==> inputs of try-juniper <==
==> flow/design.v <==
`timescale 1ns/1ns
module ALU (
    input  logic clk,
    input  logic rst_n,
    input  logic [5:0] alu_op,
    input  logic word,
    input  logic [15:0] a,
    input  logic [15:0] b,
    input  logic cf_in,
    input  logic [4:0] shift_cnt,
    output logic [15:0] result
);
    logic [15:0] a_in, b_in;
    parameter ADD = 6'b000000;
    parameter SUB = 6'b000001;
    parameter CMP = 6'b000010;
    parameter INC = 6'b000011;
    parameter DEC = 6'b000100;
    parameter NEG = 6'b000101;
    parameter AND = 6'b000110;
    parameter OR = 6'b000111;
    parameter XOR = 6'b001000;
    parameter NOT = 6'b001001;
    parameter TEST = 6'b001010;
    parameter SHL = 6'b001011;
    parameter SHR = 6'b001100;
    parameter SAR = 6'b001101;
    parameter ROL = 6'b001110;
    parameter ROR = 6'b001111;
    parameter RCL = 6'b010000;
    parameter RCR = 6'b010001;
    parameter MUL = 6'b010010;
    parameter IMUL = 6'b010011;
    parameter DIV = 6'b010100;
    parameter IDIV = 6'b010101;
    always @(posedge clk or negedge rst_n) begin
        if (!rst_n) begin
            a_in <= 0;
            b_in <= 0;
        end else begin
            case(alu_op)
                ADD: begin
                    result <= a + b;
                end
                SUB: begin
                    result <= a - b;
                end
                CMP: begin
                    result <= a - b;
                end
                INC: begin
                    result <= a + 1;
                end
                DEC: begin
                    result <= a - 1;
                end
                NEG: begin
                    result <= 0 - a;
                end
                AND: begin
                    result <= a & b;
                end
                OR: begin
                    result <= a | b;
                end
                XOR: begin
                    result <= a ^ b;
                end
                NOT: begin
                    result <= ~a;
                end
                TEST: begin
                    result <= a & b;
                end
                SHL: begin
                    result <= a << shift_cnt;
                end
                SHR: begin
                    result <= a >> shift_cnt;
                end
                SAR: begin
                    result <= a >>> shift_cnt;
                end
                ROL: begin
                    result <= {a[15:0], a[15:0]};
                end
                ROR: begin
                    result <= {a[0], a[15:1]};
                end
                RCL: begin
                    result <= {a[15:0], cf_in};
                end
                RCR: begin
                    result <= {cf_in, a[15:0]};
                end
                MUL: begin
                    result <= a * b;    
                end
                IMUL: begin
                    result <= a * b;    
                end
                DIV: begin
                    result <= (b == 16'd0) ? 16'hFFFF : a / b;
                end
                IDIV: begin
                    result <= (b == 16'd0) ? 16'hFFFF : a / b;
                end
            endcase
        end
    end
endmodule
==> flow/run.sh <==
#!/bin/bash
# the make line also repeats each setting of config.mk as NAME=value (left out here)
make -C /OpenROAD-flow-scripts/flow DESIGN_CONFIG=/design/flow/config.mk WORK_HOME=/design/flow/orfs CLKGATE_MAP_FILE= finish
==> flow/config.mk <==
export PLATFORM = sky130hd
export DESIGN_NAME = ALU
export DESIGN_NICKNAME = ALU
export VERILOG_FILES = /design/flow/design.v
export SDC_FILE = /design/flow/constraint.sdc
export NUM_CORES = 4
export LEC_CHECK = 0
export ABC_AREA = 1
export CAP_MARGIN = 15
export CORE_ASPECT_RATIO = 0.7
export CORE_MARGIN = 2
export CORE_UTILIZATION = 72
export CTS_CLUSTER_DIAMETER = 393
export CTS_CLUSTER_SIZE = 98
export PLACE_DENSITY = 0.42
export SETUP_SLACK_MARGIN = 2.59
export SLEW_MARGIN = 20
export TNS_END_PERCENT = 45
==> flow/constraint.sdc <==
create_clock -name core_clock -period 30.4 [get_ports {clk}]
set_input_delay 6.0800 -clock core_clock [delete_from_list [all_inputs] [get_ports {clk}]]
set_output_delay 6.0800 -clock core_clock [all_outputs]
set_load 0.01 [all_outputs]
==> try-umber (differences from try-juniper) <==
Settings changed: ABC_AREA 1 to not set, CAP_MARGIN 15 to 20, CORE_ASPECT_RATIO 0.7 to not set, CORE_UTILIZATION 72 to 25, CTS_CLUSTER_DIAMETER 393 to not set, CTS_CLUSTER_SIZE 98 to not set, PLACE_DENSITY 0.42 to not set, SETUP_SLACK_MARGIN 2.59 to not set, TNS_END_PERCENT 45 to not set.
==> flow/constraint.sdc (replaced) <==
create_clock -name core_clock -period 52.8 [get_ports {clk}]
set_input_delay 10.5600 -clock core_clock [delete_from_list [all_inputs] [get_ports {clk}]]
set_output_delay 10.5600 -clock core_clock [all_outputs]
set_load 0.01 [all_outputs]
==> try-raven (differences from try-juniper) <==
Settings changed: ABC_AREA 1 to not set, CAP_MARGIN 15 to 20, CORE_ASPECT_RATIO 0.7 to 0.5, CORE_UTILIZATION 72 to 67, CTS_CLUSTER_DIAMETER 393 to not set, CTS_CLUSTER_SIZE 98 to 10, PLACE_DENSITY 0.42 to not set, SETUP_SLACK_MARGIN 2.59 to not set, TNS_END_PERCENT 45 to not set.
==> flow/constraint.sdc (replaced) <==
create_clock -name core_clock -period 100.0 [get_ports {clk}]
set_input_delay 20.0000 -clock core_clock [delete_from_list [all_inputs] [get_ports {clk}]]
set_output_delay 20.0000 -clock core_clock [all_outputs]
set_load 0.01 [all_outputs]
==> try-tundra (differences from try-juniper) <==
Settings changed: ABC_AREA 1 to not set, CAP_MARGIN 15 to 20, CORE_ASPECT_RATIO 0.7 to not set, CORE_UTILIZATION 72 to 50, CTS_CLUSTER_DIAMETER 393 to not set, CTS_CLUSTER_SIZE 98 to not set, PLACE_DENSITY 0.42 to not set, SETUP_SLACK_MARGIN 2.59 to not set, TNS_END_PERCENT 45 to not set.
==> flow/constraint.sdc (replaced) <==
create_clock -name core_clock -period 52.8 [get_ports {clk}]
set_input_delay 10.5600 -clock core_clock [delete_from_list [all_inputs] [get_ports {clk}]]
set_output_delay 10.5600 -clock core_clock [all_outputs]
set_load 0.01 [all_outputs]
==> comparison table <==
	try-tundra	try-juniper	try-raven	try-umber
Portion of the layout cell area used by non-clock buffers	0.0556	-	0.0589	0.0579
Total antenna diodes in the routed design	0	-	2	0
Multi-input combinational gate total	1845	-	1845	1845
Classification of the worst-slack hold path	in2reg	-	in2reg	in2reg
Minimum setup slack after placement	9780 ps	-553 ps	47700 ps	9760 ps
Setup Viol. Count Final	0	-	0	0
Die width	182 um	182 um	221 um	256 um
Crit path setup slack, layout	9550 ps	-	47020 ps	9880 ps
Internal Pwr Total	0.181 mW	-	0.0957 mW	0.181 mW
Power density over cell area	24.2 nW/um^2	-	12.4 nW/um^2	22.7 nW/um^2
Number of clock buffers in the layout	3	-	3	3
Combinational fraction of design power	0.925	-	0.921	0.920
Total design power	0.410 mW	-	0.209 mW	0.399 mW
Hold Path Depth	2	-	2	2
Final cell utilization of the core	0.539	-	0.732	0.279
Capture point of the critical path	result[0]	-	result[0]	result[0]
Launch instance of the worst min-delay path	rst_n	-	rst_n	rst_n
Register area	480 sq um	-	480 sq um	480 sq um
Crit Path Category	in2reg	-	in2reg	in2reg
Height of the die	182 um	129 um	113 um	256 um
Clock tree from TritonCTS	built	-	built	built
NetSw	0.228 mW	-	0.114 mW	0.218 mW
Outcome	finished clean	stopped before the end	finished clean	finished clean
Failing step	-	global routing (5_1_grt)	-	-
Post-synthesis share of cell area spent on and-or and or-and gates	0.271	0.172	0.271	0.271
Fraction of power spent switching nets	0.558	-	0.543	0.547
Critical path required time	52730 ps	-	99940 ps	52760 ps

---

==> inputs of run a <==
RTL: the design.v shown in full above, as it stands there.
Settings: LEC_CHECK=0, CAP_MARGIN=20, CORE_MARGIN=2, CORE_UTILIZATION=65, CTS_CLUSTER_DIAMETER=339, SETUP_SLACK_MARGIN=-2.0, SLEW_MARGIN=20; clock period 30.6 ns.
run.sh (not shown) runs the stock make flow with config.mk's settings and CLKGATE_MAP_FILE=.
==> inputs of run b, as changes to run a <==
--- a/flow/config.mk
+++ b/flow/config.mk
@@ -8,6 +8,6 @@
 export CAP_MARGIN = 20
 export CORE_MARGIN = 2
 export CORE_UTILIZATION = 65
-export CTS_CLUSTER_DIAMETER = 339
-export SETUP_SLACK_MARGIN = -2.0
+export CTS_CLUSTER_DIAMETER = 84
 export SLEW_MARGIN = 20
+export TNS_END_PERCENT = 5
==> qor summary <==
| metric | run a | run b |
|---|---|---|
| Outcome | finished with violations | stopped before the end |
| Stage where the flow stopped | - | global routing |
| Layout check failures | setup timing | - |
| Routability congestion estimate | 1.015 | 1.062 |
| Multiplexer share | 0.04974 | 0.04974 |
| X dimension of the die | 160.1 um | 160.1 um |
| Post-CTS resize count | 3 | 79 |
| Synthesized cell area | 15850 um2 | 15850 um2 |
| Worst setup timing slack at the placement stage | -2409 ps | -2279 ps |
| Hpwl dp | 50.07 mm | 50.29 mm |
| Synth Area in Compound Gates | 0.2708 | 0.2708 |
| CTS H-tree depth | 1 | 1 |
| Synth Instances | 2158 | 2158 |
| Yosys warning total | 1 | 1 |
| Top area contributor share | 0.1879 | 0.1879 |
| Nets at Floorplan | 2524 | 2524 |
| Site Rows | 57 | 57 |
| Mean instance size in the synthesized netlist | 7.343 um2 | 7.343 um2 |
| Placed cell area | 19810 um2 | 19840 um2 |
| Post-CTS setup repair buffer count | 0 | 22 |

---

==> harbor: inputs <==
RTL: the design.v shown in full above, as it stands there.
export LEC_CHECK = 0
export ABC_AREA = 1
export CAP_MARGIN = 20
export CELL_PAD_IN_SITES_DETAIL_PLACEMENT = 1
export CELL_PAD_IN_SITES_GLOBAL_PLACEMENT = 1
export CORE_ASPECT_RATIO = 0.5
export CORE_MARGIN = 2
export CORE_UTILIZATION = 29
export CTS_CLUSTER_DIAMETER = 397
export CTS_CLUSTER_SIZE = 98
export GPL_ROUTABILITY_DRIVEN = 0
export HOLD_SLACK_MARGIN = -0.06
export PLACE_DENSITY_LB_ADDON = 0.19
export SLEW_MARGIN = 5
export TNS_END_PERCENT = 40
create_clock -name core_clock -period 100.0 [get_ports {clk}]
==> pepper (differences from harbor) <==
- ABC_AREA: 1 -> not set
- CELL_PAD_IN_SITES_DETAIL_PLACEMENT: 1 -> not set
- CELL_PAD_IN_SITES_GLOBAL_PLACEMENT: 1 -> not set
- CORE_ASPECT_RATIO: 0.5 -> not set
- CORE_UTILIZATION: 29 -> 65
- CTS_CLUSTER_DIAMETER: 397 -> not set
- CTS_CLUSTER_SIZE: 98 -> not set
- GPL_ROUTABILITY_DRIVEN: 0 -> not set
- HOLD_SLACK_MARGIN: -0.06 -> 0.29
- PLACE_DENSITY_LB_ADDON: 0.19 -> not set
- SLEW_MARGIN: 5 -> 20
- TNS_END_PERCENT: 40 -> 5
==> flow/constraint.sdc (replaced) <==
create_clock -name core_clock -period 85.3 [get_ports {clk}]
set_input_delay 17.0600 -clock core_clock [delete_from_list [all_inputs] [get_ports {clk}]]
set_output_delay 17.0600 -clock core_clock [all_outputs]
set_load 0.01 [all_outputs]
==> qor.yml <==
critical_path:
  worst_endpoint_data_arrival_time_ns: 49.40
status:
  outcome: "timing/DRC/antenna clean"
placement:
  placement.cell_area_um2: 16800
detailed_routing:
  routed_wl_mm: 56.7
  detailroute.via_count: 17351
  detailroute.wirelength.met2_mm: 24.1
final_timing:
  clock.fmax_mhz: 20.2
final_layout:
  comb_area_frac: 0.845
  final-comb-area_um2: 14200
floorplan:
  chip_area_um2: 25600
Source of the figures above: pepper

==> qor.yml <==
status:
  outcome: "timing/DRC/antenna clean"
placement:
  placement.cell_area_um2: 17500
final_timing:
  clock.fmax_mhz: 20.0
critical_path:
  worst_endpoint_data_arrival_time_ns: 50.08
final_layout:
  final-comb-area_um2: 13400
detailed_routing:
  routed_wl_mm: 65.4
  detailroute.via_count: 16800
Source of the figures above: harbor


---

==> job 2204: inputs <==
RTL: the design.v shown in full above, as it stands there.
==> flow/config.mk <==
export PLATFORM = sky130hd
export DESIGN_NAME = ALU
export DESIGN_NICKNAME = ALU
export VERILOG_FILES = /design/flow/design.v
export SDC_FILE = /design/flow/constraint.sdc
export NUM_CORES = 4
export LEC_CHECK = 0
export CAP_MARGIN = 20
export CORE_ASPECT_RATIO = 1.96
export CORE_MARGIN = 2
export CORE_UTILIZATION = 60
export SLEW_MARGIN = 20
==> flow/constraint.sdc <==
create_clock -name core_clock -period 100.0 [get_ports {clk}]
set_input_delay 20.0000 -clock core_clock [delete_from_list [all_inputs] [get_ports {clk}]]
set_output_delay 20.0000 -clock core_clock [all_outputs]
set_load 0.01 [all_outputs]
==> inputs of job 2056, as changes to job 2204 <==
--- a/flow/config.mk
+++ b/flow/config.mk
@@ -7,6 +7,8 @@
 export LEC_CHECK = 0
 export CAP_MARGIN = 20
-export CORE_ASPECT_RATIO = 1.96
+export CELL_PAD_IN_SITES_GLOBAL_PLACEMENT = 2
+export CORE_ASPECT_RATIO = 1.98
 export CORE_MARGIN = 2
-export CORE_UTILIZATION = 60
+export CORE_UTILIZATION = 29
+export HOLD_SLACK_MARGIN = -0.06
 export SLEW_MARGIN = 20
==> inputs of job 3640, as changes to job 2204 <==
--- a/flow/config.mk
+++ b/flow/config.mk
@@ -7,6 +7,5 @@
 export LEC_CHECK = 0
 export CAP_MARGIN = 20
-export CORE_ASPECT_RATIO = 1.96
 export CORE_MARGIN = 2
-export CORE_UTILIZATION = 60
+export CORE_UTILIZATION = 40
 export SLEW_MARGIN = 20
==> flow/constraint.sdc (replaced) <==
create_clock -name core_clock -period 52.8 [get_ports {clk}]
set_input_delay 10.5600 -clock core_clock [delete_from_list [all_inputs] [get_ports {clk}]]
set_output_delay 10.5600 -clock core_clock [all_outputs]
set_load 0.01 [all_outputs]
==> results.py <==
# Flow results
metrics = {
    "outcome": {
        "status": "timing/DRC/antenna clean",
    },
    "cells_and_area": {
        "fin_util": 0.651,
        "comb_share": 0.840,
    },
    "timing": {
        "period_used_share": 0.528,
        "timing.hold.ws_ps": 20780,
    },
    "critical_path": {
        "cp_max_fo": 22,
    },
    "floorplanning": {
        "die_h_um": 232,
        "chipWidth_um": 120,
        "core_area_sq_um": 26100,
        "rows": 83,
    },
    "pwr": {
        "powerDensity_nw_per_um2": 12.9,
    },
}
[end of results for job 2204]
==> results.py <==
# Flow results
metrics = {
    "outcome": {
        "status": "timing/DRC/antenna clean",
    },
    "critical_path": {
        "cp_max_fo": 21,
    },
    "timing": {
        "period_used_share": 0.813,
        "timing.hold.ws_ps": 11320,
    },
    "floorplanning": {
        "chipWidth_um": 203,
    },
}
[end of results for job 3640]
==> results.py <==
# Flow results
metrics = {
    "floorplanning": {
        "die_h_um": 333,
        "core_area_sq_um": 54100,
        "rows": 120,
    },
    "cells_and_area": {
        "n_all_buffers": 126,
    },
    "pwr": {
        "powerDensity_nw_per_um2": 13.1,
    },
    "route": {
        "drtIter0Drc": 1125,
    },
    "timing": {
        "period_used_share": 0.541,
        "timing.hold.ws_ps": 20790,
    },
    "critical_path": {
        "worst-path-stages": 107,
    },
    "outcome": {
        "status": "timing/DRC/antenna clean",
    },
}
[end of results for job 2056]

---

==> delta <==
// ALU: RTL as listed in full above, without the edits since
==> flow/config.mk <==
export PLATFORM = sky130hd
export DESIGN_NAME = ALU
export DESIGN_NICKNAME = ALU
export VERILOG_FILES = /design/flow/design.v
export SDC_FILE = /design/flow/constraint.sdc
export NUM_CORES = 4
export LEC_CHECK = 0
export CAP_MARGIN = 20
export CELL_PAD_IN_SITES_GLOBAL_PLACEMENT = 3
export CORE_MARGIN = 2
export CORE_UTILIZATION = 40
export CTS_CLUSTER_DIAMETER = 399
export CTS_CLUSTER_SIZE = 100
export SLEW_MARGIN = 20
==> flow/constraint.sdc <==
create_clock -name core_clock -period 100.0 [get_ports {clk}]
set_input_delay 20.0000 -clock core_clock [delete_from_list [all_inputs] [get_ports {clk}]]
set_output_delay 20.0000 -clock core_clock [all_outputs]
set_load 0.01 [all_outputs]
==> nickel (differences from delta) <==
CELL_PAD_IN_SITES_GLOBAL_PLACEMENT = unset   (was 3)
CORE_UTILIZATION = 68   (was 40)
CTS_CLUSTER_DIAMETER = unset   (was 399)
CTS_CLUSTER_SIZE = unset   (was 100)
SETUP_SLACK_MARGIN = -2.0   (was unset)
==> flow/constraint.sdc (replaced) <==
create_clock -name core_clock -period 29.3 [get_ports {clk}]
set_input_delay 5.8600 -clock core_clock [delete_from_list [all_inputs] [get_ports {clk}]]
set_output_delay 5.8600 -clock core_clock [all_outputs]
set_load 0.01 [all_outputs]
==> fjord (differences from delta) <==
ABC_AREA = 1   (was unset)
CELL_PAD_IN_SITES_GLOBAL_PLACEMENT = 1   (was 3)
CORE_ASPECT_RATIO = 0.57   (was unset)
CTS_CLUSTER_DIAMETER = unset   (was 399)
CTS_CLUSTER_SIZE = unset   (was 100)
MAX_ROUTING_LAYER = met4   (was unset)
==> flow/constraint.sdc (replaced) <==
create_clock -name core_clock -period 31.5 [get_ports {clk}]
set_input_delay 6.3000 -clock core_clock [delete_from_list [all_inputs] [get_ports {clk}]]
set_output_delay 6.3000 -clock core_clock [all_outputs]
set_load 0.01 [all_outputs]
==> violet (differences from delta) <==
CELL_PAD_IN_SITES_GLOBAL_PLACEMENT = unset   (was 3)
CORE_UTILIZATION = 58   (was 40)
CTS_CLUSTER_DIAMETER = unset   (was 399)
CTS_CLUSTER_SIZE = unset   (was 100)
TNS_END_PERCENT = 5   (was unset)
==> flow/constraint.sdc (replaced) <==
create_clock -name core_clock -period 29.3 [get_ports {clk}]
set_input_delay 5.8600 -clock core_clock [delete_from_list [all_inputs] [get_ports {clk}]]
set_output_delay 5.8600 -clock core_clock [all_outputs]
set_load 0.01 [all_outputs]
==> impl_metrics.yaml <==
# flow metrics
route:
  vias: 22537
  wl_per_cell_microns: 28.45
final_timing:
  setup_viol: 2
  timing.final.ws_setup_ns: -2.908
outcome:
  failed_checks: "setup timing"
  status: "failed layout checks"
final_layout:
  area_growth_pct: 42.55
-- figures above: violet

==> impl_metrics.yaml <==
# flow metrics
outcome:
  status: "timing/DRC/antenna clean"
route:
  wl_per_cell_microns: 24.58
  vias: 16561
final_layout:
  area_growth_pct: 8.567
-- figures above: delta

==> impl_metrics.yaml <==
# flow metrics
synthesis:
  area_leaders: "ha_1 (19%), fa_1 (10%), nand2_1 (5.3%)"
  ys_area_sq_um: 15850
  synthCells: 2158
  synth.avg_cell_area_sq_um: 7.343
  seq_area_frac_synth_pct: 3.032
outcome:
  stop_error: "[ERROR GRT-0232] Routing congestion too high. Check the congestion heatmap in the GUI."
  status: "did not finish"
  stop_stage: "global routing"
-- figures above: nickel

==> impl_metrics.yaml <==
# flow metrics
outcome:
  status: "timing/DRC/antenna clean"
final_timing:
  timing.final.ws_setup_ns: 1.727
final_layout:
  area_growth_pct: 18.17
route:
  wl_per_cell_microns: 21.52
  vias: 17447
global_route:
  use_met2_pct: 42.50
-- figures above: fjord

Power and IR drop assume default switching activity.
